`design/flow/run.sh`:
```
#!/bin/bash
# the make line also repeats each setting of config.mk as NAME=value (left out here)
make -C /OpenROAD-flow-scripts/flow DESIGN_CONFIG=/design/flow/config.mk WORK_HOME=/design/flow/orfs CLKGATE_MAP_FILE= finish
```
`design/flow/config.mk`:
```
export PLATFORM = sky130hd
export DESIGN_NAME = distorter_pipelined_368
export DESIGN_NICKNAME = distorter_pipelined_368
export VERILOG_FILES = /design/flow/design.v
export SDC_FILE = /design/flow/constraint.sdc
export NUM_CORES = 4
export LEC_CHECK = 0
export CAP_MARGIN = 20
export CORE_MARGIN = 2
export CORE_UTILIZATION = 25
export GPL_ROUTABILITY_DRIVEN = 0
export PLACE_DENSITY_LB_ADDON = 0.09
export SETUP_SLACK_MARGIN = 0.94
export SLEW_MARGIN = 20
```
`design/flow/constraint.sdc`:
```
create_clock -name core_clock -period 8.01 [get_ports {clk_368}]
set_input_delay 1.6020 -clock core_clock [delete_from_list [all_inputs] [get_ports {clk_368}]]
set_output_delay 1.6020 -clock core_clock [all_outputs]
set_load 0.01 [all_outputs]
```
`design/flow/design.v`:
```
module distorter_pipelined_368 #(parameter INT_WIDTH = 4,
                                 FRACT_WIDTH = 12,
                                 DATA_WIDTH = INT_WIDTH + FRACT_WIDTH)
                                (input wire clk_368,
                                 input wire rst_n,
                                 input wire signed [DATA_WIDTH-1 : 0] in_r,
                                 input wire signed [DATA_WIDTH-1 : 0] in_i,
                                 input wire signed [DATA_WIDTH-1 : 0] a10_r,
                                 input wire signed [DATA_WIDTH-1 : 0] a10_i,
                                 input wire signed [DATA_WIDTH-1 : 0] a30_r,
                                 input wire signed [DATA_WIDTH-1 : 0] a30_i,
                                 input wire signed [DATA_WIDTH-1 : 0] a50_r,
                                 input wire signed [DATA_WIDTH-1 : 0] a50_i,
                                 output reg signed [DATA_WIDTH-1 : 0] out_r,
                                 output reg signed [DATA_WIDTH-1 : 0] out_i);
    wire signed [2*DATA_WIDTH-1 : 0] xin_r, xin_i;
    wire signed [DATA_WIDTH-1 : 0] xin_trunc_r, xin_trunc_i;
    wire signed [DATA_WIDTH-1 : 0] abs_squared;
    wire signed [2*DATA_WIDTH-1 : 0] abs_pwr_four;
    wire signed [DATA_WIDTH-1 : 0] abs_pwr_four_trunc;
    wire signed [2*DATA_WIDTH-1 : 0] half_mul1_r;
    wire signed [DATA_WIDTH-1 : 0] half_mul1_trunc_r;
    wire signed [2*DATA_WIDTH-1 : 0] half_mul1_i;
    wire signed [DATA_WIDTH-1 : 0] half_mul1_trunc_i;
    wire signed [DATA_WIDTH-1 : 0] add1_r;
    wire signed [DATA_WIDTH-1 : 0] add1_i;
    wire signed [2*DATA_WIDTH-1 : 0] half_mul2_r;
    wire signed [DATA_WIDTH-1 : 0] half_mul2_trunc_r;
    wire signed [2*DATA_WIDTH-1 : 0] half_mul2_i;
    wire signed [DATA_WIDTH-1 : 0] half_mul2_trunc_i;
    wire signed [DATA_WIDTH-1 : 0] add2_r;
    wire signed [DATA_WIDTH-1 : 0] add2_i;
    wire signed [2*DATA_WIDTH-1 : 0] mul1;
    wire signed [DATA_WIDTH-1 : 0] mul1_trunc;
    wire signed [2*DATA_WIDTH-1 : 0] mul2;
    wire signed [DATA_WIDTH-1 : 0] mul2_trunc;
    wire signed [2*DATA_WIDTH-1 : 0] mul3;
    wire signed [DATA_WIDTH-1 : 0] mul3_trunc;
    wire signed [2*DATA_WIDTH-1 : 0] mul4;
    wire signed [DATA_WIDTH-1 : 0] mul4_trunc;
    reg signed [DATA_WIDTH-1 : 0] in_r_reg1, in_i_reg1, in_r_reg2, in_i_reg2, in_r_reg3, in_i_reg3, in_r_reg4, in_i_reg4;
    wire signed [DATA_WIDTH-1 : 0] out_r_comb, out_i_comb;
    reg signed [DATA_WIDTH-1 : 0] a10_r_reg1, a10_i_reg1, a10_r_reg2, a10_i_reg2, a10_r_reg3, a10_i_reg3;
    reg signed [DATA_WIDTH-1 : 0] a30_r_reg1, a30_i_reg1, a30_r_reg2, a30_i_reg2;
    reg signed [DATA_WIDTH-1 : 0] a50_r_reg1, a50_i_reg1, a50_r_reg2, a50_i_reg2, a50_r_reg3, a50_i_reg3;
    reg signed [DATA_WIDTH-1 : 0] abs_squared_reg;
    reg signed [DATA_WIDTH-1 : 0] half_mul1_trunc_r_reg, half_mul1_trunc_i_reg;
    reg signed [DATA_WIDTH-1 : 0] abs_pwr_four_trunc_reg;
    reg signed [DATA_WIDTH-1 : 0] add1_r_reg, add1_i_reg;
    reg signed [DATA_WIDTH-1 : 0] half_mul2_trunc_r_reg, half_mul2_trunc_i_reg;
    reg signed [DATA_WIDTH-1 : 0] add2_r_reg;
    reg signed [DATA_WIDTH-1 : 0] add2_i_reg;
    reg signed [DATA_WIDTH-1 : 0] in_r_reg5, in_i_reg5;
    always@(posedge clk_368 or negedge rst_n)
    begin
        if (!rst_n)
        begin
            in_r_reg1              <= 'd0;
            in_i_reg1              <= 'd0;
            in_r_reg2              <= 'd0;
            in_i_reg2              <= 'd0;
            in_r_reg3              <= 'd0;
            in_i_reg3              <= 'd0;
            in_r_reg4              <= 'd0;
            in_i_reg4              <= 'd0;
            out_r                  <= 'd0;
            out_i                  <= 'd0;
            a10_r_reg1             <= 'd0;
            a10_i_reg1             <= 'd0;
            a10_r_reg2             <= 'd0;
            a10_i_reg2             <= 'd0;
            a10_r_reg3             <= 'd0;
            a10_i_reg3             <= 'd0;
            a30_r_reg1             <= 'd0;
            a30_i_reg1             <= 'd0;
            a30_r_reg2             <= 'd0;
            a30_i_reg2             <= 'd0;
            a50_r_reg1             <= 'd0;
            a50_i_reg1             <= 'd0;
            a50_r_reg2             <= 'd0;
            a50_i_reg2             <= 'd0;
            a50_r_reg3             <= 'd0;
            a50_i_reg3             <= 'd0;
            abs_squared_reg        <= 'd0;
            half_mul1_trunc_r_reg  <= 'd0;
            half_mul1_trunc_i_reg  <= 'd0;
            abs_pwr_four_trunc_reg <= 'd0;
            add1_r_reg             <= 'd0;
            add1_i_reg             <= 'd0;
            half_mul2_trunc_r_reg  <= 'd0;
            half_mul2_trunc_i_reg  <= 'd0;
            add2_r_reg             <= 'd0;
            add2_i_reg             <= 'd0;
            in_r_reg5              <= 'd0;
            in_i_reg5              <= 'd0;
        end
        else
        begin
            in_r_reg1              <= in_r;
            in_i_reg1              <= in_i;
            in_r_reg2              <= in_r_reg1;
            in_i_reg2              <= in_i_reg1;
            in_r_reg3              <= in_r_reg2;
            in_i_reg3              <= in_i_reg2;
            in_r_reg4              <= in_r_reg3;
            in_i_reg4              <= in_i_reg3;
            out_r                  <= out_r_comb;
            out_i                  <= out_i_comb;
            a10_r_reg1             <= a10_r;
            a10_i_reg1             <= a10_i;
            a10_r_reg2             <= a10_r_reg1;
            a10_i_reg2             <= a10_i_reg1;
            a10_r_reg3             <= a10_r_reg2;
            a10_i_reg3             <= a10_i_reg2;
            a30_r_reg1             <= a30_r;
            a30_i_reg1             <= a30_i;
            a30_r_reg2             <= a30_r_reg1;
            a30_i_reg2             <= a30_i_reg1;
            a50_r_reg1             <= a50_r;
            a50_i_reg1             <= a50_i;
            a50_r_reg2             <= a50_r_reg1;
            a50_i_reg2             <= a50_i_reg1;
            a50_r_reg3             <= a50_r_reg2;
            a50_i_reg3             <= a50_i_reg2;
            abs_squared_reg        <= abs_squared;
            half_mul1_trunc_r_reg  <= half_mul1_trunc_r;
            half_mul1_trunc_i_reg  <= half_mul1_trunc_i;
            abs_pwr_four_trunc_reg <= abs_pwr_four_trunc;
            add1_r_reg             <= add1_r;
            add1_i_reg             <= add1_i;
            half_mul2_trunc_r_reg  <= half_mul2_trunc_r;
            half_mul2_trunc_i_reg  <= half_mul2_trunc_i;
            add2_r_reg             <= add2_r;
            add2_i_reg             <= add2_i;
            in_r_reg5              <= in_r_reg4;
            in_i_reg5              <= in_i_reg4;
        end
    end
    assign xin_r       = in_r_reg1 * in_r_reg1;
    assign xin_trunc_r = xin_r >> (FRACT_WIDTH);
    assign xin_i       = in_i_reg1 * in_i_reg1;
    assign xin_trunc_i = xin_i >> (FRACT_WIDTH);
    assign abs_squared = xin_trunc_r + xin_trunc_i;
    assign abs_pwr_four       = abs_squared_reg * abs_squared_reg;
    assign abs_pwr_four_trunc = abs_pwr_four >> (FRACT_WIDTH);
    assign half_mul1_r       = abs_squared_reg * a30_r_reg2;
    assign half_mul1_trunc_r = half_mul1_r >> (FRACT_WIDTH);
    assign half_mul1_i       = abs_squared_reg * a30_i_reg2;
    assign half_mul1_trunc_i = half_mul1_i >> (FRACT_WIDTH);
    assign add1_r = half_mul1_trunc_r_reg + a10_r_reg3;
    assign add1_i = half_mul1_trunc_i_reg + a10_i_reg3;
    assign half_mul2_r       = abs_pwr_four_trunc_reg * a50_r_reg3;
    assign half_mul2_trunc_r = half_mul2_r >> (FRACT_WIDTH);
    assign half_mul2_i       = abs_pwr_four_trunc_reg * a50_i_reg3;
    assign half_mul2_trunc_i = half_mul2_i >> (FRACT_WIDTH);
    assign add2_r = half_mul2_trunc_r_reg + add1_r_reg;
    assign add2_i = half_mul2_trunc_i_reg + add1_i_reg;
    assign mul1       = add2_r_reg * in_r_reg5;
    assign mul1_trunc = mul1 >> (FRACT_WIDTH);
    assign mul2       = add2_i_reg * in_i_reg5;
    assign mul2_trunc = mul2 >> (FRACT_WIDTH);
    assign mul3       = add2_r_reg * in_i_reg5;
    assign mul3_trunc = mul3 >> (FRACT_WIDTH);
    assign mul4       = add2_i_reg * in_r_reg5;
    assign mul4_trunc = mul4 >> (FRACT_WIDTH);
    assign out_r_comb = mul1_trunc - mul2_trunc;
    assign out_i_comb = mul3_trunc + mul4_trunc;
endmodule
```
==> impl_metrics.json, run 1 <==
{
  "nNetsFinal": 15289,
  "drcViolationCount": 0,
  "antenna_found_initial": 42,
  "synthArstFlopShare_pct": 100.0,
  "cts_hold_buf": 0,
  "compound_area_share_pct": 3.254,
  "worst_pin_slew_ns": 1.202,
  "final.period_utilization_pct": 93.16,
  "end_kind": "flop",
  "clockBufferDepth": 4,
  "grt_pass1_vias": 85098,
  "htree_levels": 3,
  "hold_viol": 0,
  "fin_area_sq_um": 128600,
  "cts_tree": "done",
  "slew_violations": 0,
  "grt_usage_pct": 16.21,
  "syn_to_final_growth_pct": 16.40,
  "routed_wl_mm": 353.1,
  "simple_gate_share_pct": 12.82,
  "via_per_inst": 4.152,
  "layout_min_cycle_time_ns": 7.462,
  "root_buffer": "clkbuf_16",
  "core_sq_um": 440800,
  "dieWidth_um": 668.7,
  "ios": 162,
  "syn_avg_cell_area_sq_um": 9.755,
  "place_area_sq_um": 122200,
  "rrSetupSlack_ns": 0.55,
  "grt_max_degree": 153,
  "mappedNetlistNets": 14837,
  "adder_share_pct": 54.97,
  "worst_path_max_delay_cell": "fa_1",
  "fin_util_pct": 29.17,
  "syn_inst": 11323,
  "ys_cells": 11323,
  "clkLatencyLatePin_ns": 0.86,
  "firstDrtPassIters": 5,
  "wl_per_cell_um": 19.87,
  "cp.arrival_ns": 8.10,
  "rows": 244,
  "worst-setup-path-type": "reg2reg",
  "cts_made_buffers": 91,
  "clock-sinks": 608,
  "setup_viol": 0,
  "worstRegToRegCells": 30,
  "required_ns": 8.65,
  "initialDrtViolationCount": 3184,
  "drtAntennaViolNets": 0,
  "gr-total-overflow": 0,
  "hold_path_class": "reg2reg",
  "crit_end": "out_i[15]",
  "path_buffers": 6,
  "grt_pass1_wl_mm": 541.7,
  "max_stage_delay_ns": 0.52,
  "flop_cell": "dfrtp_1",
  "xor_share_pct": 3.482,
  "synth_cell_types": 74,
  "cap_violations": 0,
  "r2r_start": "in_r_reg5[5]",
  "status": "timing/DRC/antenna clean",
  "path_clk_slew_ns": 0.06,
  "top_cells_by_count": "3,006 x inv_1, 2,448 x fa_1, 1,353 x nand2_1",
  "synth.top_cell.area_share_pct": 44.37,
  "crit_path_frequent_cell": "fa_1",
  "crit_family": "adder cells",
  "syn_area_sq_um": 110500,
  "start_kind": "flop",
  "skew_ns": 0.1031,
  "crit_start": "in_r_reg5[5]",
  "yosysWarnings": 1,
  "initCoreUtil_pct": 25.06,
  "holdPathEnd": "in_i_reg5[2]",
  "max_freq_mhz": 134.0,
  "ys_top_logic_family": "adder cells",
  "ys_chip_area_sq_um": 110500,
  "num_vias": 73788,
  "crit_cells": 30,
  "crit_path_max_fanout": 14,
  "netlist_top_cells_area": "fa_1 44%, dfrtp_1 14%, ha_1 11%",
  "ys_sh_mux_pct": 0.03965,
  "synth-edff-count": 0,
  "worstReg2RegEnd": "out_i[15]",
  "rsz0062_at_grt": "yes",
  "dieHeight_um": 668.7,
  "dpl.hpwl_mm": 292.6,
  "holdCritStartpoint": "in_i_reg4[2]",
  "yosys_register_bits": 608,
  "slew-limit-headroom_pct": 19.26,
  "whs_path_depth": 0,
  "whs_ns": 0.3373,
  "yosys.area.top_type": "fa_1",
  "numPortBuffers": 161,
  "ys_seq_share_pct": 13.77,
  "top_cell": "inv_1",
  "die-area_sq_um": 447200,
  "warnings": 53
}
cell type report:
cell class / instances / area, sq um
fill: 46546 / 312300
clock inverter: 49 / 655.6
inverter: 3010 / 11310
timing repair buffer: 779 / 7440
antenna: 26 / 65.06
tap: 5904 / 7387
clock buffer: 110 / 2480
sequential: 608 / 15350
multi-input combinational: 7285 / 83890
routing by layer:
layer | GRT usage, % | routed length (um) | share of wire (%)
met1 | 21.71 | 157600 | 45
met2 | 28.05 | 174300 | 49
met3 | 1.683 | 12060 | 3.4
met4 | 3.759 | 9207 | 2.6
met5 | 0 | 24 | 0.0068
timing repair:
| item | in CTS | in global routing |
|---|---|---|
| pin swaps | 156 | 128 |
| buffers inserted | 85 | 56 |
| resized | 306 | 202 |
| cloned | 2 | 2 |
| setup endpoints to repair | 47 | 42 |
metrics by stage:
step	TNS [ns]	cells	setup slack, ns
after floorplan	0	11323	0.9338
after global placement	-0.1078	17441	-0.08340
after detailed placement	0	17441	0.04240
after CTS	0	17687	0.4931
after global routing	0	17759	0.2815
final	0	17771	0.5477
==> run 2: changes to the inputs <==
CAP_MARGIN = 15   (was 20)
CORE_UTILIZATION = 72   (was 25)
GPL_ROUTABILITY_DRIVEN = not set   (was 0)
HOLD_SLACK_MARGIN = -0.08   (was not set)
PLACE_DENSITY_LB_ADDON = not set   (was 0.09)
SETUP_SLACK_MARGIN = 0.31   (was 0.94)
clock period = 5.71 ns   (was 8.01 ns; I/O delays follow)
==> run 2 against run 1 <==
Net effect:
- critical path type unchanged
- critical endpoint is now out_i[10]
- cell count down 16%
- flip-flop count unchanged
- clock skew down 0.059 ns
- highest routed layer unchanged
- wire length down 4.7%
- the layout now fails its checks (negative setup slack)
- final area up 4.9%
==> impl_metrics.json, run 2 <==
{
  "slew-limit-headroom_pct": 31.15,
  "yosys_register_bits": 608,
  "holdCritStartpoint": "in_i_reg2[13]",
  "antenna_found_initial": 21,
  "hold_path_class": "reg2reg",
  "rrSetupSlack_ns": -1.95,
  "htree_levels": 3,
  "whs_ns": 0.3215,
  "num-fill-cells": 6985,
  "initialDrtViolationCount": 8054,
  "cp.arrival_ns": 8.27,
  "worst-setup-path-type": "reg2reg",
  "rsz0062_at_grt": "yes",
  "worstReg2RegEnd": "out_i[10]",
  "crit_path_max_fanout": 11,
  "layout_min_cycle_time_ns": 7.656,
  "final.period_utilization_pct": 134.1,
  "core_sq_um": 152100,
  "root_buffer": "clkbuf_16",
  "cts_made_buffers": 77,
  "ys_seq_share_pct": 13.77,
  "firstDrtPassIters": 9,
  "nNetsFinal": 16354,
  "end_kind": "flop",
  "path_buffers": 9,
  "warnings": 51,
  "status": "complete, but fails checks",
  "drcViolationCount": 0,
  "yosysWarnings": 1,
  "drtAntennaViolNets": 0,
  "grt_pass1_vias": 96585,
  "worst_pin_slew_ns": 1.020,
  "worst_slack_ns": -1.946,
  "via_per_inst": 5.782,
  "initCoreUtil_pct": 72.63,
  "hold_viol": 0,
  "mappedNetlistNets": 14837,
  "synth_cell_types": 74,
  "grt_max_degree": 143,
  "syn_inst": 11323,
  "clkLatencyLatePin_ns": 0.73,
  "gr-total-overflow": 0,
  "cap_violations": 0,
  "numPortBuffers": 161,
  "synthArstFlopShare_pct": 100.0,
  "compound_area_share_pct": 3.254,
  "dieHeight_um": 395.7,
  "cts_tree": "done",
  "path_clk_slew_ns": 0.07,
  "whs_path_depth": 0,
  "holdPathEnd": "in_i_reg3[13]",
  "comb_area_sq_um": 86180,
  "place_area_sq_um": 125900,
  "wl_per_cell_um": 22.52,
  "crit_cells": 33,
  "crit_family": "adder cells",
  "worst_path_max_delay_cell": "fa_1",
  "syn_area_sq_um": 110500,
  "routed_wl_mm": 336.6,
  "grt_pass1_wl_mm": 506.1,
  "synth.top_cell.area_share_pct": 44.37,
  "top_cells_by_count": "3,006 x inv_1, 2,448 x fa_1, 1,353 x nand2_1",
  "totalNegativeSetupSlack_ns": -92.40,
  "max_freq_mhz": 130.6,
  "fin_area_sq_um": 134900,
  "preCtsSetupSlack_ns": -1.905,
  "syn_avg_cell_area_sq_um": 9.755,
  "xor_share_pct": 3.482,
  "ys_chip_area_sq_um": 110500,
  "setup_viol": 116,
  "ys_sh_mux_pct": 0.03965,
  "crit_start": "in_i_reg5[1]",
  "yosys.area.top_type": "fa_1",
  "flop_cell": "dfrtp_1",
  "skew_ns": 0.04376,
  "slew_violations": 0,
  "required_ns": 6.33,
  "rows": 143,
  "grt_usage_pct": 41.85,
  "dpl.hpwl_mm": 240.0,
  "num_vias": 86419,
  "start_kind": "flop",
  "simple_gate_share_pct": 12.82,
  "dieWidth_um": 395.7,
  "synth-edff-count": 0,
  "ios": 162,
  "die-area_sq_um": 156600,
  "clock-sinks": 608,
  "gp_congestion": 0.9795,
  "ys_top_logic_family": "adder cells",
  "crit_end": "out_i[10]",
  "clockBufferDepth": 3,
  "seqCellArea_sq_um": 15290,
  "worstRegToRegCells": 33,
  "top_cell": "inv_1",
  "r2r_start": "in_i_reg5[1]",
  "adder_share_pct": 54.97,
  "max_stage_delay_ns": 0.57,
  "syn_to_final_growth_pct": 22.10,
  "violatedChecks": "negative setup slack",
  "netlist_top_cells_area": "fa_1 44%, dfrtp_1 14%, ha_1 11%",
  "ys_cells": 11323
}
run 2: metal layers:
metal / global-route usage, % / up-vias / share of wire, %
met3: 7.698 / 1877 / 9.5
met4: 25.01 / 16 / 8.4
met5: 0 / - / 0.032
li1: - / 35711 / -
met2: 68.77 / 5178 / 48
met1: 52.16 / 43637 / 34
run 2: area by class of cell:
cell class,instances,share of cell area (%)
antenna,13,0.02412
clock buffer,92,1.531
clock inverter,50,0.3609
inverter,3010,8.384
multi-input combinational,7285,63.90
sequential,608,11.33
tap,2030,1.883
timing repair buffer,1858,12.58
run 2: through the flow:
stage	util (%)	instances
global placement	82.80	14514
floorplan	-	11323
finish	88.68	14946
global route	88.67	14936
CTS	86.85	14823
detailed placement	82.80	14514
run 2: repair_timing:
action,4_1_cts,5_1_grt
gates resized,508,400
buffers inserted,158,105
hold buffers,0,0
cloned,9,5
pin swaps,245,272
hold endpoints to repair,0,0
endpoints found under the setup margin,125,127
==> run 3: changes to the inputs <==
CAP_MARGIN = 40   (was 15)
CTS_CLUSTER_SIZE = 72   (was not set)
HOLD_SLACK_MARGIN = 0.29   (was -0.08)
PLACE_DENSITY_LB_ADDON = 0.01   (was not set)
SETUP_SLACK_MARGIN = 0.59   (was 0.31)
clock period = 6.86 ns   (was 5.71 ns; I/O delays follow)
==> run 3 against run 2 <==
Net effect:
- via count decreased by 6.5%
- critical path depth shrank 2
- synthesized cell count did not move
- maximum frequency is 2.2% higher
- hold slack improved by 0.025 ns
- first-iteration DRC count down 23%
- critical endpoint is now out_i[15]
- still fails the layout checks on negative setup slack
==> impl_metrics.json, run 3 <==
{
  "status": "complete, but fails checks",
  "ys_seq_share_pct": 13.77,
  "flop_cell": "dfrtp_1",
  "synthArstFlopShare_pct": 100.0,
  "dieWidth_um": 395.7,
  "r2r_start": "in_i_reg5[4]",
  "grt_pass1_vias": 90996,
  "dp.cells": 14004,
  "worst_slack_ns": -0.6287,
  "cts_made_buffers": 75,
  "xor_share_pct": 3.482,
  "die-area_sq_um": 156600,
  "adder_share_pct": 54.97,
  "root_buffer": "clkbuf_16",
  "top_cell": "inv_1",
  "hold_path_class": "reg2reg",
  "slew_violations": 0,
  "netlist_top_cells_area": "fa_1 44%, dfrtp_1 14%, ha_1 11%",
  "routed_wl_mm": 300.8,
  "crit_path_frequent_cell": "inv_1",
  "drtAntennaViolNets": 0,
  "holdCritStartpoint": "in_r_reg2[5]",
  "num_vias": 80809,
  "dpl.hpwl_mm": 236.2,
  "ys_top_logic_family": "adder cells",
  "start_kind": "flop",
  "grt_pass1_wl_mm": 479.9,
  "syn_to_final_growth_pct": 16.25,
  "yosysWarnings": 1,
  "cap_violations": 0,
  "worstReg2RegEnd": "out_i[15]",
  "final.period_utilization_pct": 109.2,
  "synth-edff-count": 0,
  "htree_levels": 3,
  "setup_viol": 23,
  "ys_cells": 11323,
  "crit_cells": 31,
  "grt_usage_pct": 39.66,
  "gp_congestion": 0.9653,
  "worst-setup-path-type": "reg2reg",
  "mappedNetlistNets": 14837,
  "max_stage_delay_ns": 0.54,
  "yosys.area.top_type": "fa_1",
  "numPortBuffers": 161,
  "cts_tree": "done",
  "hold_viol": 0,
  "worst_path_max_delay_cell": "fa_2",
  "clkLatencyLatePin_ns": 0.72,
  "synth_cell_types": 74,
  "antenna_found_initial": 9,
  "wl_per_cell_um": 20.99,
  "worst_pin_slew_ns": 1.011,
  "drcViolationCount": 0,
  "ios": 162,
  "clock-sinks": 608,
  "max_freq_mhz": 133.5,
  "rsz0062_at_grt": "yes",
  "skew_ns": 0.03099,
  "nNetsFinal": 15752,
  "synth.top_cell.area_share_pct": 44.37,
  "comb_area_sq_um": 85090,
  "crit_start": "in_i_reg5[4]",
  "firstDrtPassIters": 6,
  "core_sq_um": 152100,
  "final_cell_count_no_fill": 14329,
  "initialDrtViolationCount": 6203,
  "warnings": 48,
  "yosys_register_bits": 608,
  "initCoreUtil_pct": 72.63,
  "slew-limit-headroom_pct": 32.57,
  "cts_hold_buf": 0,
  "rrSetupSlack_ns": -0.63,
  "syn_avg_cell_area_sq_um": 9.755,
  "end_kind": "flop",
  "ys_sh_mux_pct": 0.03965,
  "rows": 143,
  "simple_gate_share_pct": 12.82,
  "violatedChecks": "negative setup slack",
  "holdPathEnd": "in_r_reg3[5]",
  "seqCellArea_sq_um": 15300,
  "via_per_inst": 5.640,
  "crit_path_max_fanout": 7,
  "syn_inst": 11323,
  "whs_path_depth": 0,
  "grt_max_degree": 169,
  "dieHeight_um": 395.7,
  "crit_family": "adder cells",
  "ys_chip_area_sq_um": 110500,
  "compound_area_share_pct": 3.254,
  "layout_min_cycle_time_ns": 7.489,
  "required_ns": 7.43,
  "top_cells_by_count": "3,006 x inv_1, 2,448 x fa_1, 1,353 x nand2_1",
  "syn_area_sq_um": 110500,
  "gr-total-overflow": 0,
  "cp.arrival_ns": 8.06,
  "path_clk_slew_ns": 0.07,
  "clockBufferDepth": 3,
  "path_buffers": 8,
  "num-fill-cells": 8564,
  "whs_ns": 0.3465,
  "worstRegToRegCells": 31,
  "crit_end": "out_i[15]"
}
==> run 3: repair_timing <==
item	in CTS	in global routing
buffers inserted	95	78
endpoints found under the setup margin	81	84
hold endpoints to repair	0	0
gates resized	353	339
gates cloned	4	7
pin swaps	145	216
==> run 3: cell type report <==
class	count	share of cell area (%)
Timing Repair Buffer	1258	8.996
Inverter	3010	8.799
Clock buffer	86	1.525
Tap cell	2030	1.978
Clock inverter	49	0.5184
Multi-Input combinational cell	7285	66.26
Sequential cell	608	11.92
Antenna cell	3	0.005846
==> run 3: stage by stage <==
| stage | cell area [sq um] | util [%] | setup TNS (ns) | setup WS [ns] |
|---|---|---|---|---|
| finish | 128400 | 84.43 | -7.665 | -0.6287 |
| global route | 128400 | 84.43 | -13.71 | -0.8475 |
| CTS | 126200 | 82.99 | -6.196 | -0.5482 |
| detailed placement | 121200 | 79.72 | -12.04 | -0.8435 |
| global placement | 121200 | 79.72 | -8.324 | -0.6434 |
| floorplan | 111400 | - | 0 | 0.005272 |
==> run 3: layer usage <==
layer / global-route usage (%) / share of wire [%] / vias to the layer above
met5: 0 / 0.017 / -
met4: 20.66 / 6.6 / 8
met3: 7.583 / 9.0 / 1051
met2: 64.69 / 48 / 3813
met1: 50.98 / 36 / 41468
li1: - / - / 34469
==> run 4: changes to the inputs <==
CTS_CLUSTER_SIZE = 25   (was 72)
SETUP_SLACK_MARGIN = 2.01   (was 0.59)
==> run 4 against run 3 <==
Net effect:
- the layout still fails its checks (negative setup slack)
- sequential share of layout area down 0.097 points
- die area unchanged
- area after synthesis unchanged
- wire length up 1.8%
- non-clock buffer count up 56
- global-route usage about the same
- worst setup slack better by 0.067 ns
- via count up 0.75%
- hold slack worse by 0.011 ns
- critical path type unchanged
- critical endpoint is now abs_squared_reg[15]
==> impl_metrics.json, run 4 <==
{
  "cts_tree": "done",
  "crit_start": "in_r_reg1[5]",
  "top_cell": "inv_1",
  "compound_area_share_pct": 3.254,
  "ys_cells": 11323,
  "path_buffers": 8,
  "worstReg2RegEnd": "abs_squared_reg[15]",
  "top_cells_by_count": "3,006 x inv_1, 2,448 x fa_1, 1,353 x nand2_1",
  "whs_path_depth": 0,
  "hold_path_class": "reg2reg",
  "root_buffer": "clkbuf_16",
  "synth.top_cell.area_share_pct": 44.37,
  "rows": 143,
  "clockBufferDepth": 3,
  "gp_congestion": 0.9740,
  "mappedNetlistNets": 14837,
  "worst_pin_slew_ns": 1.032,
  "dpl.hpwl_mm": 234.4,
  "met3_usage_pct": 7.817,
  "antenna_found_initial": 18,
  "initialDrtViolationCount": 6671,
  "synthArstFlopShare_pct": 100.0,
  "layout_min_cycle_time_ns": 7.421,
  "ys_chip_area_sq_um": 110500,
  "gr-total-overflow": 0,
  "skew_ns": 0.04922,
  "syn_inst": 11323,
  "crit_path_max_fanout": 6,
  "met2_usage_pct": 64.42,
  "path_clk_slew_ns": 0.07,
  "ys_sh_mux_pct": 0.03965,
  "top_usage_layer": "met2",
  "syn_area_sq_um": 110500,
  "final_cell_count_no_fill": 14379,
  "holdCritStartpoint": "in_i_reg3[11]",
  "worstRegToRegCells": 31,
  "worst-setup-path-type": "reg2reg",
  "numPortBuffers": 161,
  "worst_path_max_delay_cell": "fa_2",
  "firstDrtPassIters": 9,
  "clkLatencyLatePin_ns": 0.70,
  "yosysWarnings": 1,
  "adder_share_pct": 54.97,
  "grt_usage_pct": 39.64,
  "via_per_inst": 5.662,
  "cp.arrival_ns": 8.01,
  "die-area_sq_um": 156600,
  "use_met1_pct": 51.11,
  "status": "complete, but fails checks",
  "clock-sinks": 608,
  "synth-edff-count": 0,
  "rsz0062_at_grt": "yes",
  "setup_viol": 23,
  "holdPathEnd": "in_i_reg4[11]",
  "cap_violations": 0,
  "dieHeight_um": 395.7,
  "wl_per_cell_um": 21.30,
  "syn_avg_cell_area_sq_um": 9.755,
  "required_ns": 7.45,
  "rrSetupSlack_ns": -0.56,
  "netlist_top_cells_area": "fa_1 44%, dfrtp_1 14%, ha_1 11%",
  "dieWidth_um": 395.7,
  "crit_family": "adder cells",
  "grt_pass1_wl_mm": 479.4,
  "final.period_utilization_pct": 108.2,
  "simple_gate_share_pct": 12.82,
  "dp.cells": 13995,
  "initCoreUtil_pct": 72.63,
  "r2r_start": "in_r_reg1[5]",
  "routed_wl_mm": 306.2,
  "grt_max_degree": 151,
  "htree_levels": 3,
  "flop_cell": "dfrtp_1",
  "crit_cells": 31,
  "slew-limit-headroom_pct": 31.23,
  "ys_top_logic_family": "adder cells",
  "crit_end": "abs_squared_reg[15]",
  "end_kind": "flop",
  "warnings": 46,
  "ios": 162,
  "violatedChecks": "negative setup slack",
  "num_vias": 81419,
  "max_freq_mhz": 134.7,
  "cts_made_buffers": 71,
  "nNetsFinal": 15804,
  "start_kind": "flop",
  "slew_violations": 0,
  "xor_share_pct": 3.482,
  "worst_slack_ns": -0.5612,
  "ys_seq_share_pct": 13.77,
  "drtAntennaViolNets": 0,
  "hold_viol": 0,
  "yosys.area.top_type": "fa_1",
  "drcViolationCount": 0,
  "core_sq_um": 152100,
  "syn_to_final_growth_pct": 17.37,
  "max_stage_delay_ns": 0.64,
  "totalNegativeSetupSlack_ns": -7.144,
  "synth_cell_types": 74,
  "yosys_register_bits": 608,
  "grt_pass1_vias": 91180
}
==> run 4: layer usage <==
metal	vias up	routed length [um]
met3	1220	27310
met5	-	139
met1	41668	110900
met2	3899	147400
li1	34612	-
met4	20	20440
==> run 4: metrics by stage <==
step | util, % | instance area [sq um] | setup WS (ns) | hold slack (ns)
2_1_floorplan | - | 112200 | 0.005272 | 0.3312
3_3_place_gp | 79.92 | 121500 | -0.4155 | 0.3310
3_5_place_dp | 79.93 | 121600 | -0.5910 | 0.3347
4_1_cts | 83.51 | 127000 | -0.4463 | 0.3376
5_1_grt | 85.24 | 129600 | -0.8275 | 0.3432
6_report | 85.25 | 129600 | -0.5612 | 0.3356
==> run 4: cell type report <==
class / count / area [sq um]
diodes: 3 / 7.507
clock buffers: 84 / 1937
clock inverters: 45 / 574.3
fillers: 8149 / 22430
inverters: 3010 / 11310
multi-input cells: 7285 / 85790
flip-flops and latches: 608 / 15320
well taps: 2030 / 2540
repair buffers: 1314 / 12170
==> run 4: what timing repair did <==
item,CTS,global route
pin swaps,204,287
gates resized,428,422
cloned,6,2
setup endpoints to repair,128,128
setup buffers,132,111
hold buffers,0,0
==> run 5: changes to the inputs <==
CAP_MARGIN = 10   (was 40)
CTS_CLUSTER_SIZE = not set   (was 25)
HOLD_SLACK_MARGIN = not set   (was 0.29)
PLACE_DENSITY_LB_ADDON = not set   (was 0.01)
SETUP_SLACK_MARGIN = -0.55   (was 2.01)
clock period = 5.58 ns   (was 6.86 ns; I/O delays follow)
==> run 5 against run 4 <==
Net effect:
- die area is the same
- wire length up 8.3%
- worst setup slack lost 1.8 ns
- sequential share of layout area is 0.26 points lower
- synthesized cell count is the same
- cell count is 3.0% higher
- core utilization up 1.8 points
- the layout still fails its checks (negative setup slack)
- clock skew is 0.0034 ns lower
- register-to-register slack worse by 1.8 ns
- hold slack gained 0.0024 ns
==> impl_metrics.json, run 5 <==
{
  "status": "complete, but fails checks",
  "violatedChecks": "negative setup slack",
  "rrSetupSlack_ns": -2.34,
  "core_sq_um": 152100,
  "dpl.hpwl_mm": 249.9,
  "routed_wl_mm": 331.6,
  "drtAntennaViolNets": 0,
  "dieWidth_um": 395.7,
  "yosys_register_bits": 608,
  "ys_chip_area_sq_um": 110500,
  "crit_end": "abs_squared_reg[15]",
  "flop_cell": "dfrtp_1",
  "via_per_inst": 5.754,
  "clockBufferDepth": 3,
  "ys_cells": 11323,
  "slew_violations": 0,
  "layout_min_cycle_time_ns": 7.921,
  "required_ns": 6.19,
  "antenna_found_initial": 33,
  "gp_congestion": 0.9527,
  "initCoreUtil_pct": 72.63,
  "simple_gate_share_pct": 12.82,
  "max_stage_delay_ns": 0.60,
  "crit_cells": 31,
  "cts_hold_buf": 0,
  "synth.top_cell.area_share_pct": 44.37,
  "slew-limit-headroom_pct": 27.26,
  "ys_seq_share_pct": 13.77,
  "crit_start": "in_r_reg1[5]",
  "clock-sinks": 608,
  "hold_viol": 0,
  "cts_made_buffers": 73,
  "max_freq_mhz": 126.2,
  "preCtsSetupSlack_ns": -2.024,
  "grt_pass1_vias": 94741,
  "synthArstFlopShare_pct": 100.0,
  "adder_share_pct": 54.97,
  "yosys.area.top_type": "fa_1",
  "fin_area_sq_um": 132400,
  "path_clk_slew_ns": 0.07,
  "root_buffer": "clkbuf_16",
  "end_kind": "flop",
  "holdCritStartpoint": "in_i_reg2[11]",
  "hold_path_class": "reg2reg",
  "nNetsFinal": 16234,
  "grt_usage_pct": 41.94,
  "ys_sh_mux_pct": 0.03965,
  "holdPathEnd": "in_i_reg3[11]",
  "worst_path_max_delay_cell": "fa_1",
  "dieHeight_um": 395.7,
  "rows": 143,
  "ios": 162,
  "drcViolationCount": 0,
  "die-area_sq_um": 156600,
  "worst-setup-path-type": "reg2reg",
  "warnings": 51,
  "final.period_utilization_pct": 142.0,
  "numPortBuffers": 161,
  "path_buffers": 7,
  "yosysWarnings": 1,
  "ys_top_logic_family": "adder cells",
  "crit_path_max_fanout": 7,
  "wl_per_cell_um": 22.38,
  "crit_path_frequent_cell": "inv_1",
  "whs_ns": 0.3380,
  "htree_levels": 3,
  "cp.arrival_ns": 8.53,
  "place_area_sq_um": 125500,
  "syn_to_final_growth_pct": 19.84,
  "clkLatencyLatePin_ns": 0.74,
  "netlist_top_cells_area": "fa_1 44%, dfrtp_1 14%, ha_1 11%",
  "fin_util_pct": 87.04,
  "worst_pin_slew_ns": 1.080,
  "syn_area_sq_um": 110500,
  "top_cells_by_count": "3,006 x inv_1, 2,448 x fa_1, 1,353 x nand2_1",
  "crit_family": "adder cells",
  "synth_cell_types": 74,
  "syn_inst": 11323,
  "firstDrtPassIters": 8,
  "worstRegToRegCells": 31,
  "grt_pass1_wl_mm": 503.5,
  "mappedNetlistNets": 14837,
  "cts_tree": "done",
  "gr-total-overflow": 0,
  "r2r_start": "in_r_reg1[5]",
  "top_cell": "inv_1",
  "whs_path_depth": 0,
  "synth-edff-count": 0,
  "worstReg2RegEnd": "abs_squared_reg[15]",
  "final_cell_count_no_fill": 14816,
  "skew_ns": 0.04581,
  "compound_area_share_pct": 3.254,
  "start_kind": "flop",
  "cap_violations": 0,
  "initialDrtViolationCount": 7536,
  "worst_slack_ns": -2.341,
  "setup_viol": 120,
  "syn_avg_cell_area_sq_um": 9.755,
  "grt_max_degree": 120,
  "dp.cells": 14532,
  "xor_share_pct": 3.482,
  "rsz0062_at_grt": "yes",
  "num_vias": 85248
}
run 5: through the flow:
| stage | setup TNS [ns] |
|---|---|
| final | -98.78 |
| after global routing | -116.62 |
| after CTS | -83.41 |
| after detailed placement | -112.19 |
| after global placement | -94.32 |
| after floorplan | -35.14 |
run 5: layout make-up:
type / instances / area, sq um
Multi-Input combinational cell: 7285 / 85560
Clock inverter: 44 / 446.7
Fill cell: 7666 / 19720
Timing Repair Buffer: 1742 / 15190
Sequential cell: 608 / 15300
Inverter: 3010 / 11300
Antenna cell: 7 / 17.52
Clock buffer: 90 / 2023
Tap cell: 2030 / 2540
run 5: repair_timing:
| item | in CTS | in global routing |
|---|---|---|
| setup endpoints to repair | 100 | 98 |
| hold endpoints to repair | 0 | 0 |
| gates cloned | 5 | 1 |
| gates resized | 400 | 363 |
| pin swaps | 223 | 270 |
| setup buffers | 126 | 112 |
run 5: metal layers:
metal  track usage, %  routed length [um]  vias up
li1                 -                   -    35479
met1            52.68              114500    43314
met2            69.16              160200     4900
met3            8.487               32710     1523
met4            22.29               24010       32
met5                0                 209        -
==> run 6: changes to the inputs <==
CAP_MARGIN = 20   (was 10)
CELL_PAD_IN_SITES_GLOBAL_PLACEMENT = 0   (was not set)
CORE_ASPECT_RATIO = 0.55   (was not set)
CORE_UTILIZATION = 32   (was 72)
GPL_ROUTABILITY_DRIVEN = 0   (was not set)
GPL_TIMING_DRIVEN = 0   (was not set)
HOLD_SLACK_MARGIN = -0.02   (was not set)
MAX_ROUTING_LAYER = met4   (was not set)
MIN_ROUTING_LAYER = met1   (was not set)
SETUP_SLACK_MARGIN = not set   (was -0.55)
SLEW_MARGIN = 25   (was 20)
TNS_END_PERCENT = 30   (was not set)
clock period = 13.9 ns   (was 5.58 ns; I/O delays follow)
==> run 6 against run 5 <==
Net effect:
- critical path type unchanged
- now clean on timing, DRC and antenna
- global-route usage down 21 points
- critical endpoint is now out_i[15]
- largest cell class unchanged
- core utilization down 52 points
- worst setup slack better by 5.2 ns
- cell count up 9.7%
==> impl_metrics.json, run 6 <==
{
  "ios": 162,
  "yosys.area.top_type": "fa_1",
  "cts_setup_buffers": 0,
  "worst_path_max_delay_cell": "dfrtp_1",
  "compound_area_share_pct": 3.254,
  "cts_hold_buf": 0,
  "crit_start": "in_r_reg5[1]",
  "top_cell": "inv_1",
  "netlist_top_cells_area": "fa_1 44%, dfrtp_1 14%, ha_1 11%",
  "dieWidth_um": 796.2,
  "rrSetupSlack_ns": 2.82,
  "ys_cells": 11323,
  "antenna_found_initial": 31,
  "nNetsFinal": 15080,
  "crit_end": "out_i[15]",
  "cp.arrival_ns": 11.62,
  "clkLatencyLatePin_ns": 0.73,
  "cts_made_buffers": 71,
  "totalNegativeSetupSlack_ns": 0,
  "initialDrtViolationCount": 7517,
  "grt_pass1_wl_mm": 533.8,
  "syn_to_final_growth_pct": 9.276,
  "clockBufferDepth": 3,
  "routed_wl_mm": 356.1,
  "syn_inst": 11323,
  "synth_cell_types": 74,
  "holdCritStartpoint": "in_r_reg3[13]",
  "whs_path_depth": 0,
  "layout_min_cycle_time_ns": 11.08,
  "crit_path_max_fanout": 10,
  "num_vias": 76041,
  "drcViolationCount": 0,
  "cap_violations": 0,
  "grt_usage_pct": 21.35,
  "adder_share_pct": 54.97,
  "path_clk_slew_ns": 0.07,
  "crit_family": "adder cells",
  "core_sq_um": 342400,
  "final.period_utilization_pct": 79.73,
  "status": "timing/DRC/antenna clean",
  "top_cells_by_count": "3,006 x inv_1, 2,448 x fa_1, 1,353 x nand2_1",
  "cts_tree": "done",
  "slew_violations": 0,
  "initCoreUtil_pct": 32.26,
  "drtAntennaViolNets": 0,
  "htree_levels": 3,
  "skew_ns": 0.07185,
  "path_buffers": 5,
  "dieHeight_um": 439.7,
  "xor_share_pct": 3.482,
  "yosys_register_bits": 608,
  "final_cell_count_no_fill": 16258,
  "rsz0062_at_grt": "no",
  "via_per_inst": 4.677,
  "grt_pass1_vias": 78703,
  "end_kind": "flop",
  "worst-setup-path-type": "reg2reg",
  "warnings": 37,
  "start_kind": "flop",
  "ys_seq_share_pct": 13.77,
  "ys_sh_mux_pct": 0.03965,
  "ys_chip_area_sq_um": 110500,
  "wl_per_cell_um": 21.90,
  "hold_path_class": "reg2reg",
  "max_freq_mhz": 90.24,
  "holdPathEnd": "in_r_reg4[13]",
  "gr-total-overflow": 0,
  "yosysWarnings": 1,
  "synth-edff-count": 0,
  "clock-sinks": 608,
  "worstReg2RegEnd": "out_i[15]",
  "setup_viol": 0,
  "dpl.hpwl_mm": 306.7,
  "max_stage_delay_ns": 0.86,
  "syn_avg_cell_area_sq_um": 9.755,
  "crit_cells": 30,
  "root_buffer": "clkbuf_16",
  "mappedNetlistNets": 14837,
  "required_ns": 14.43,
  "rows": 159,
  "simple_gate_share_pct": 12.82,
  "ys_top_logic_family": "adder cells",
  "grt_max_degree": 96,
  "dp.cells": 16081,
  "worstRegToRegCells": 30,
  "numPortBuffers": 161,
  "syn_area_sq_um": 110500,
  "flop_cell": "dfrtp_1",
  "cts_resized": 0,
  "worst_pin_slew_ns": 1.312,
  "die-area_sq_um": 350100,
  "synthArstFlopShare_pct": 100.0,
  "crit_path_frequent_cell": "fa_1",
  "hold_viol": 0,
  "synth.top_cell.area_share_pct": 44.37,
  "r2r_start": "in_r_reg5[1]",
  "slew-limit-headroom_pct": 12.55,
  "firstDrtPassIters": 6
}
[run 6: stage by stage]
stage | instance area [sq um] | worst slack, ns | hold WS, ns | utilization [%]
final | 120700 | 2.818 | 0.3348 | 35.25
after CTS | 120500 | 3.052 | 0.3355 | 35.21
after floorplan | 110500 | 6.256 | 0.3312 | -
after detailed placement | 118100 | 3.133 | 0.3347 | 34.49
after global placement | 117800 | -20.22 | 0.3319 | 34.41
after global routing | 120700 | 2.496 | 0.3432 | 35.24
[run 6: routing by layer]
metal / GRT usage (%) / vias up / share of wire, % / routed length (um)
met1: 32.18 / 38194 / 48 / 169600
met4: 3.056 / 0 / 1.6 / 5775
li1: - / 33239 / - / -
met5: - / - / 0 / 0
met2: 24.23 / 4291 / 34 / 119400
met3: 11.81 / 317 / 17 / 61300
[run 6: layout make-up]
| type | instances | area (sq um) |
|---|---|---|
| Timing Repair Buffer | 170 | 1848 |
| Sequential cell | 608 | 15210 |
| Tap cell | 4588 | 5741 |
| Inverter | 3010 | 11300 |
| Clock buffer | 81 | 1844 |
| Buffer | 420 | 1607 |
| Clock inverter | 50 | 631.9 |
| Fill cell | 34726 | 221700 |
| Multi-Input combinational cell | 7285 | 82410 |
| Antenna cell | 46 | 115.1 |
==> run 7: changes to the inputs <==
CAP_MARGIN = 15   (was 20)
CELL_PAD_IN_SITES_GLOBAL_PLACEMENT = not set   (was 0)
CORE_ASPECT_RATIO = not set   (was 0.55)
CORE_UTILIZATION = 72   (was 32)
CTS_CLUSTER_SIZE = 24   (was not set)
GPL_ROUTABILITY_DRIVEN = not set   (was 0)
GPL_TIMING_DRIVEN = not set   (was 0)
HOLD_SLACK_MARGIN = -0.08   (was -0.02)
MAX_ROUTING_LAYER = not set   (was met4)
MIN_ROUTING_LAYER = not set   (was met1)
SETUP_SLACK_MARGIN = -0.61   (was not set)
SLEW_MARGIN = 20   (was 25)
TNS_END_PERCENT = not set   (was 30)
clock period = 6.49 ns   (was 13.9 ns; I/O delays follow)
==> run 7 against run 6 <==
Net effect:
- now fails the layout checks on negative setup slack
- via count up 7.0%
- core utilization grew 49 points
- non-clock buffer count is 836 higher
- maximum frequency increased by 48%
- synthesized cell count unchanged
- clock skew down 0.034 ns
- first-iteration DRC count down 22%
- register-to-register slack got worse by 3.8 ns
- largest cell class unchanged
==> impl_metrics.json, run 7 <==
{
  "yosys.area.top_type": "fa_1",
  "hold_path_class": "reg2reg",
  "crit_cells": 31,
  "max_freq_mhz": 133.5,
  "worst_pin_slew_ns": 1.003,
  "place_area_sq_um": 122900,
  "rows": 143,
  "path_clk_slew_ns": 0.07,
  "dieHeight_um": 395.7,
  "whs_ns": 0.3297,
  "fin_area_sq_um": 128100,
  "drcViolationCount": 0,
  "crit_start": "in_i_reg1[2]",
  "required_ns": 7.11,
  "yosys_register_bits": 608,
  "synth_cell_types": 74,
  "initCoreUtil_pct": 72.63,
  "die-area_sq_um": 156600,
  "warnings": 51,
  "nNetsFinal": 15921,
  "wl_per_cell_um": 21.13,
  "synth-edff-count": 0,
  "root_buffer": "clkbuf_16",
  "dpl.hpwl_mm": 250.6,
  "gr-total-overflow": 0,
  "cts_hold_buf": 0,
  "violatedChecks": "negative setup slack",
  "ys_chip_area_sq_um": 110500,
  "ios": 162,
  "yosysWarnings": 1,
  "crit_path_max_fanout": 6,
  "rrSetupSlack_ns": -1.00,
  "core_sq_um": 152100,
  "cp.arrival_ns": 8.12,
  "drtAntennaViolNets": 0,
  "syn_to_final_growth_pct": 15.94,
  "cts_made_buffers": 76,
  "slew_violations": 0,
  "worst_path_max_delay_cell": "fa_2",
  "initialDrtViolationCount": 5853,
  "syn_inst": 11323,
  "clockBufferDepth": 3,
  "clkLatencyLatePin_ns": 0.74,
  "via_per_inst": 5.612,
  "dieWidth_um": 395.7,
  "whs_path_depth": 0,
  "ys_sh_mux_pct": 0.03965,
  "holdPathEnd": "a30_r_reg2[0]",
  "adder_share_pct": 54.97,
  "synth.top_cell.area_share_pct": 44.37,
  "top_cell": "inv_1",
  "ys_cells": 11323,
  "worstRegToRegCells": 31,
  "cap_violations": 0,
  "compound_area_share_pct": 3.254,
  "final.period_utilization_pct": 115.4,
  "path_buffers": 8,
  "xor_share_pct": 3.482,
  "status": "complete, but fails checks",
  "holdCritStartpoint": "a30_r_reg1[0]",
  "ys_top_logic_family": "adder cells",
  "crit_path_frequent_cell": "fa_1",
  "syn_area_sq_um": 110500,
  "skew_ns": 0.03821,
  "grt_max_degree": 174,
  "slew-limit-headroom_pct": 32.55,
  "num_vias": 81371,
  "syn_avg_cell_area_sq_um": 9.755,
  "max_stage_delay_ns": 0.58,
  "comb_area_sq_um": 84100,
  "num-fill-cells": 8645,
  "seqCellArea_sq_um": 15270,
  "synthArstFlopShare_pct": 100.0,
  "grt_usage_pct": 40.63,
  "netlist_top_cells_area": "fa_1 44%, dfrtp_1 14%, ha_1 11%",
  "r2r_start": "in_i_reg1[2]",
  "clock-sinks": 608,
  "crit_end": "abs_squared_reg[15]",
  "gp_congestion": 0.9737,
  "grt_pass1_wl_mm": 489.5,
  "ys_seq_share_pct": 13.77,
  "mappedNetlistNets": 14837,
  "numPortBuffers": 161,
  "preCtsSetupSlack_ns": -1.525,
  "setup_viol": 65,
  "rsz0062_at_grt": "yes",
  "firstDrtPassIters": 8,
  "worst_slack_ns": -1.002,
  "worstReg2RegEnd": "abs_squared_reg[15]",
  "layout_min_cycle_time_ns": 7.492,
  "cts_tree": "done",
  "flop_cell": "dfrtp_1",
  "routed_wl_mm": 306.4,
  "worst-setup-path-type": "reg2reg",
  "grt_pass1_vias": 92127,
  "htree_levels": 3,
  "crit_family": "adder cells",
  "end_kind": "flop",
  "start_kind": "flop",
  "antenna_found_initial": 14,
  "simple_gate_share_pct": 12.82,
  "top_cells_by_count": "3,006 x inv_1, 2,448 x fa_1, 1,353 x nand2_1",
  "hold_viol": 0
}
run 7: per-stage QoR:
step	util, %	cells	setup TNS [ns]
2_1_floorplan	-	11323	-7.643
3_3_place_gp	80.81	14285	-25.89
3_5_place_dp	80.81	14285	-36.29
4_1_cts	83.57	14475	-21.68
5_1_grt	84.21	14498	-42.46
6_report	84.21	14500	-27.37
run 7: cell type report:
| cell class | count | area share (%) |
|---|---|---|
| antenna | 2 | 0.003908 |
| clock buffer | 90 | 1.557 |
| clock inverter | 49 | 0.5432 |
| inverter | 3010 | 8.822 |
| multi-input combinational | 7285 | 65.67 |
| sequential | 608 | 11.92 |
| tap | 2030 | 1.983 |
| timing repair buffer | 1426 | 9.499 |
run 7: repair_timing:
item                                   in CTS  in global routing
endpoints found under the hold margin       0                  0
buffers inserted                           80                 52
pin swaps                                 148                168
gates cloned                                0                  1
gates resized                             278                162
setup endpoints to repair                  25                 36
run 7: routing by layer:
| metal | track usage (%) | share of wire, % | wire length (um) | up-vias |
|---|---|---|---|---|
| li1 | - | - | - | 34836 |
| met1 | 51.16 | 36 | 110500 | 41655 |
| met2 | 67.21 | 49 | 149500 | 3757 |
| met3 | 7.944 | 8.5 | 26070 | 1105 |
| met4 | 21.27 | 6.6 | 20180 | 18 |
| met5 | 0 | 0.040 | 123 | - |
==> run 8: changes to the inputs <==
ABC_AREA = 0   (was not set)
CAP_MARGIN = 40   (was 15)
CELL_PAD_IN_SITES_GLOBAL_PLACEMENT = 0   (was not set)
CORE_ASPECT_RATIO = 0.78   (was not set)
CTS_CLUSTER_SIZE = 15   (was 24)
HOLD_SLACK_MARGIN = not set   (was -0.08)
MIN_ROUTING_LAYER = met1   (was not set)
PLACE_DENSITY_LB_ADDON = 0.17   (was not set)
SETUP_SLACK_MARGIN = 1.42   (was -0.61)
SLEW_MARGIN = 35   (was 20)
TNS_END_PERCENT = 50   (was not set)
clock period = 7.78 ns   (was 6.49 ns; I/O delays follow)
==> run 8 against run 7 <==
Net effect:
- the run now finishes clean
- maximum frequency is 2.1% lower
- register-to-register slack better by 1.1 ns
- worst setup slack better by 1.1 ns
- flip-flop count stayed put
- core utilization is 2.8 points lower
- non-clock buffer count is 704 lower
- cell count is 4.8% lower
- die area hardly changed
- highest routed layer unchanged
- hold slack better by 0.0028 ns
- global-route usage is 1.5 points lower
==> impl_metrics.json, run 8 <==
{
  "cts_hold_buf": 0,
  "synth-edff-count": 0,
  "gp_congestion": 0.9647,
  "synthArstFlopShare_pct": 100.0,
  "required_ns": 8.35,
  "worst_path_max_delay_cell": "fa_1",
  "grt_usage_pct": 39.15,
  "preCtsSetupSlack_ns": -0.00004974,
  "path_buffers": 5,
  "warnings": 53,
  "ios": 162,
  "start_kind": "flop",
  "path_clk_slew_ns": 0.06,
  "cts_made_buffers": 69,
  "antenna_found_initial": 16,
  "drcViolationCount": 0,
  "crit_start": "in_i_reg1[8]",
  "rows": 126,
  "via_per_inst": 5.753,
  "slew_violations": 0,
  "worst_slack_ns": 0.1274,
  "worst-setup-path-type": "reg2reg",
  "root_buffer": "clkbuf_16",
  "whs_ns": 0.3324,
  "ys_seq_share_pct": 13.77,
  "syn_avg_cell_area_sq_um": 9.755,
  "ys_cells": 11323,
  "ys_top_logic_family": "adder cells",
  "clock-sinks": 608,
  "final.period_utilization_pct": 98.36,
  "holdCritStartpoint": "a10_i_reg1[6]",
  "adder_share_pct": 54.97,
  "initialDrtViolationCount": 7522,
  "initCoreUtil_pct": 72.76,
  "top_cells_by_count": "3,006 x inv_1, 2,448 x fa_1, 1,353 x nand2_1",
  "yosysWarnings": 1,
  "netlist_top_cells_area": "fa_1 44%, dfrtp_1 14%, ha_1 11%",
  "synth.top_cell.area_share_pct": 44.37,
  "hold_viol": 0,
  "syn_inst": 11323,
  "max_stage_delay_ns": 0.58,
  "crit_path_frequent_cell": "fa_1",
  "core_sq_um": 151800,
  "rsz0062_at_grt": "yes",
  "skew_ns": 0.03554,
  "crit_family": "adder cells",
  "top_cell": "inv_1",
  "hold_path_class": "reg2reg",
  "compound_area_share_pct": 3.254,
  "cp.arrival_ns": 8.23,
  "worstRegToRegCells": 28,
  "worst_pin_slew_ns": 0.9442,
  "htree_levels": 3,
  "crit_cells": 28,
  "mappedNetlistNets": 14837,
  "cts_tree": "done",
  "max_freq_mhz": 130.7,
  "layout_min_cycle_time_ns": 7.653,
  "dpl.hpwl_mm": 226.4,
  "yosys_register_bits": 608,
  "yosys.area.top_type": "fa_1",
  "gr-total-overflow": 0,
  "flop_cell": "dfrtp_1",
  "simple_gate_share_pct": 12.82,
  "cap_violations": 0,
  "ys_chip_area_sq_um": 110500,
  "whs_path_depth": 0,
  "grt_max_degree": 167,
  "holdPathEnd": "a10_i_reg2[6]",
  "dieWidth_um": 447.5,
  "syn_area_sq_um": 110500,
  "num_vias": 79447,
  "die-area_sq_um": 156600,
  "fin_util_pct": 81.46,
  "xor_share_pct": 3.482,
  "setup_viol": 0,
  "status": "timing/DRC/antenna clean",
  "r2r_start": "in_i_reg1[8]",
  "synth_cell_types": 74,
  "syn_to_final_growth_pct": 11.96,
  "clockBufferDepth": 3,
  "dieHeight_um": 349.9,
  "grt_pass1_vias": 87118,
  "grt_pass1_wl_mm": 469.7,
  "crit_end": "abs_squared_reg[15]",
  "end_kind": "flop",
  "drtAntennaViolNets": 0,
  "firstDrtPassIters": 7,
  "wl_per_cell_um": 21.77,
  "ys_sh_mux_pct": 0.03965,
  "slew-limit-headroom_pct": 36.84,
  "clkLatencyLatePin_ns": 0.73,
  "worstReg2RegEnd": "abs_squared_reg[15]",
  "crit_path_max_fanout": 7,
  "rrSetupSlack_ns": 0.13,
  "numPortBuffers": 161,
  "routed_wl_mm": 300.6,
  "nNetsFinal": 15210
}
run 8: per-layer routing:
metal	global-route usage (%)	up-vias	share of wire (%)
met4	16.00	14	5.5
met1	53.37	40350	37
met5	0.03053	-	0.031
li1	-	33414	-
met3	10.04	1120	11
met2	60.66	4549	46
run 8: what timing repair did:
item | CTS | global route
endpoints found under the setup margin | 85 | 97
buffers inserted | 159 | 112
pin swaps | 162 | 184
gates resized | 340 | 344
gates cloned | 5 | 4
run 8: through the flow:
step	cells	TNS [ns]	area (sq um)
after floorplan	11323	0	111300
after global placement	13390	0	116000
after detailed placement	13390	-0.00004974	116000
after CTS	13680	0	121100
after global routing	13802	0	123700
final	13809	0	123700
run 8: area by class of cell:
type / instances / area [sq um]
multi-input cells: 7285 / 84860
fillers: 8953 / 28150
flip-flops and latches: 608 / 15450
inverters: 3010 / 11310
repair buffers: 722 / 6979
well taps: 2048 / 2562
clock buffers: 83 / 1839
clock inverters: 43 / 639.4
diodes: 10 / 25.02
==> run 9: changes to the inputs <==
ABC_AREA = 1   (was 0)
CAP_MARGIN = 20   (was 40)
CELL_PAD_IN_SITES_DETAIL_PLACEMENT = 1   (was not set)
CELL_PAD_IN_SITES_GLOBAL_PLACEMENT = 1   (was 0)
CORE_ASPECT_RATIO = 1.05   (was 0.78)
CORE_UTILIZATION = 51   (was 72)
CTS_CLUSTER_DIAMETER = 283   (was not set)
CTS_CLUSTER_SIZE = not set   (was 15)
GPL_ROUTABILITY_DRIVEN = 0   (was not set)
HOLD_SLACK_MARGIN = 0.07   (was not set)
MIN_ROUTING_LAYER = not set   (was met1)
PLACE_DENSITY_LB_ADDON = not set   (was 0.17)
SETUP_SLACK_MARGIN = -0.79   (was 1.42)
SLEW_MARGIN = 20   (was 35)
TNS_END_PERCENT = not set   (was 50)
clock period = 9.0 ns   (was 7.78 ns; I/O delays follow)
==> run 9 against run 8 <==
Net effect:
- global-route usage down 7.4 points
- flip-flop count is the same
- critical endpoint unchanged
- critical path type unchanged
- largest cell class unchanged
- area after synthesis up 4.7%
- die area up 47%
- clock-buffer cell count grew 14
- wire length increased by 17%
==> impl_metrics.json, run 9 <==
{
  "status": "timing/DRC/antenna clean",
  "r2r_start": "in_r_reg1[10]",
  "crit_family": "adder cells",
  "start_kind": "flop",
  "whs_path_depth": 0,
  "synth.top_cell.area_share_pct": 42.37,
  "dieWidth_um": 468.7,
  "slew_violations": 0,
  "cts_setup_buffers": 0,
  "whs_ns": 0.3200,
  "totalNegativeSetupSlack_ns": 0,
  "grt_max_degree": 149,
  "grt_pass1_vias": 99449,
  "grt_pass1_wl_mm": 559.9,
  "top_cells_by_count": "4,207 x inv_1, 3,029 x nand2_1, 2,448 x fa_1",
  "wl_per_cell_um": 21.40,
  "synthArstFlopShare_pct": 100.0,
  "gr-total-overflow": 0,
  "syn_area_sq_um": 115700,
  "syn_inst": 13442,
  "routed_wl_mm": 351.2,
  "synth_cell_types": 56,
  "initialDrtViolationCount": 4139,
  "numPortBuffers": 161,
  "xor_share_pct": 3.391,
  "simple_gate_share_pct": 11.97,
  "mappedNetlistNets": 16956,
  "cts_hold_buf": 0,
  "max_freq_mhz": 118.8,
  "max_stage_delay_ns": 1.02,
  "compound_area_share_pct": 3.662,
  "drcViolationCount": 0,
  "ys_chip_area_sq_um": 115700,
  "path_buffers": 4,
  "clock-sinks": 608,
  "place_area_sq_um": 120400,
  "holdPathEnd": "in_r_reg4[14]",
  "firstDrtPassIters": 13,
  "syn_to_final_growth_pct": 6.645,
  "setup_viol": 0,
  "nNetsFinal": 16863,
  "drtAntennaViolNets": 0,
  "worstRegToRegCells": 30,
  "yosys_register_bits": 608,
  "cts_tree": "done",
  "required_ns": 9.61,
  "die-area_sq_um": 230600,
  "crit_path_frequent_cell": "nand2_1",
  "via_per_inst": 5.158,
  "holdCritStartpoint": "in_r_reg3[14]",
  "worst_path_max_delay_cell": "dfrtp_1",
  "syn_avg_cell_area_sq_um": 8.604,
  "dieHeight_um": 492.0,
  "initCoreUtil_pct": 51.18,
  "slew-limit-headroom_pct": 24.50,
  "clkLatencyLatePin_ns": 0.77,
  "crit_end": "abs_squared_reg[15]",
  "ys_top_logic_family": "adder cells",
  "cts_resized": 0,
  "ys_cells": 13442,
  "end_kind": "flop",
  "synth-edff-count": 0,
  "hold_viol": 0,
  "grt_usage_pct": 31.71,
  "path_clk_slew_ns": 0.06,
  "yosys.area.top_type": "fa_1",
  "top_cell": "inv_1",
  "cts_made_buffers": 78,
  "rows": 179,
  "flop_cell": "dfrtp_1",
  "ys_seq_share_pct": 13.16,
  "yosysWarnings": 1,
  "worst_pin_slew_ns": 1.132,
  "dpl.hpwl_mm": 287.6,
  "rsz0062_at_grt": "no",
  "hold_path_class": "reg2reg",
  "ys_sh_mux_pct": 0,
  "crit_path_max_fanout": 19,
  "cp.arrival_ns": 9.03,
  "ios": 162,
  "htree_levels": 3,
  "layout_min_cycle_time_ns": 8.418,
  "crit_start": "in_r_reg1[10]",
  "warnings": 48,
  "final.period_utilization_pct": 93.53,
  "clockBufferDepth": 3,
  "fin_area_sq_um": 123300,
  "core_sq_um": 226000,
  "root_buffer": "clkbuf_16",
  "worstReg2RegEnd": "abs_squared_reg[15]",
  "skew_ns": 0.05416,
  "antenna_found_initial": 15,
  "netlist_top_cells_area": "fa_1 42%, inv_1 14%, dfrtp_1 13%",
  "worst-setup-path-type": "reg2reg",
  "cap_violations": 0,
  "num_vias": 84673,
  "crit_cells": 30,
  "adder_share_pct": 52.50,
  "rrSetupSlack_ns": 0.58
}
run 9: metal layers:
layer / up-vias / wire [um] / part of all wire (%) / GRT usage, %
met5: - / 43 / 0.012 / 0
met4: 8 / 12980 / 3.7 / 10.63
met3: 575 / 14500 / 4.1 / 3.241
met2: 1748 / 180100 / 51 / 56.03
met1: 44573 / 143600 / 41 / 40.51
li1: 37769 / - / - / -
run 9: layout make-up:
class / count / area, sq um
antenna: 14 / 35.03
clock buffer: 97 / 2185
inverter: 4214 / 15820
sequential: 608 / 15250
timing repair buffer: 316 / 2913
clock inverter: 49 / 673.1
fill: 26694 / 102600
multi-input combinational: 8131 / 82730
tap: 2986 / 3736
run 9: through the flow:
| step | instances | util, % | setup WS [ns] |
|---|---|---|---|
| after floorplan | 13442 | - | 2.109 |
| after global placement | 16253 | 53.27 | 0.9996 |
| after detailed placement | 16253 | 53.27 | 0.7665 |
| after CTS | 16399 | 54.54 | 0.6736 |
| after global routing | 16410 | 54.57 | 0.1735 |
| final | 16415 | 54.58 | 0.5819 |
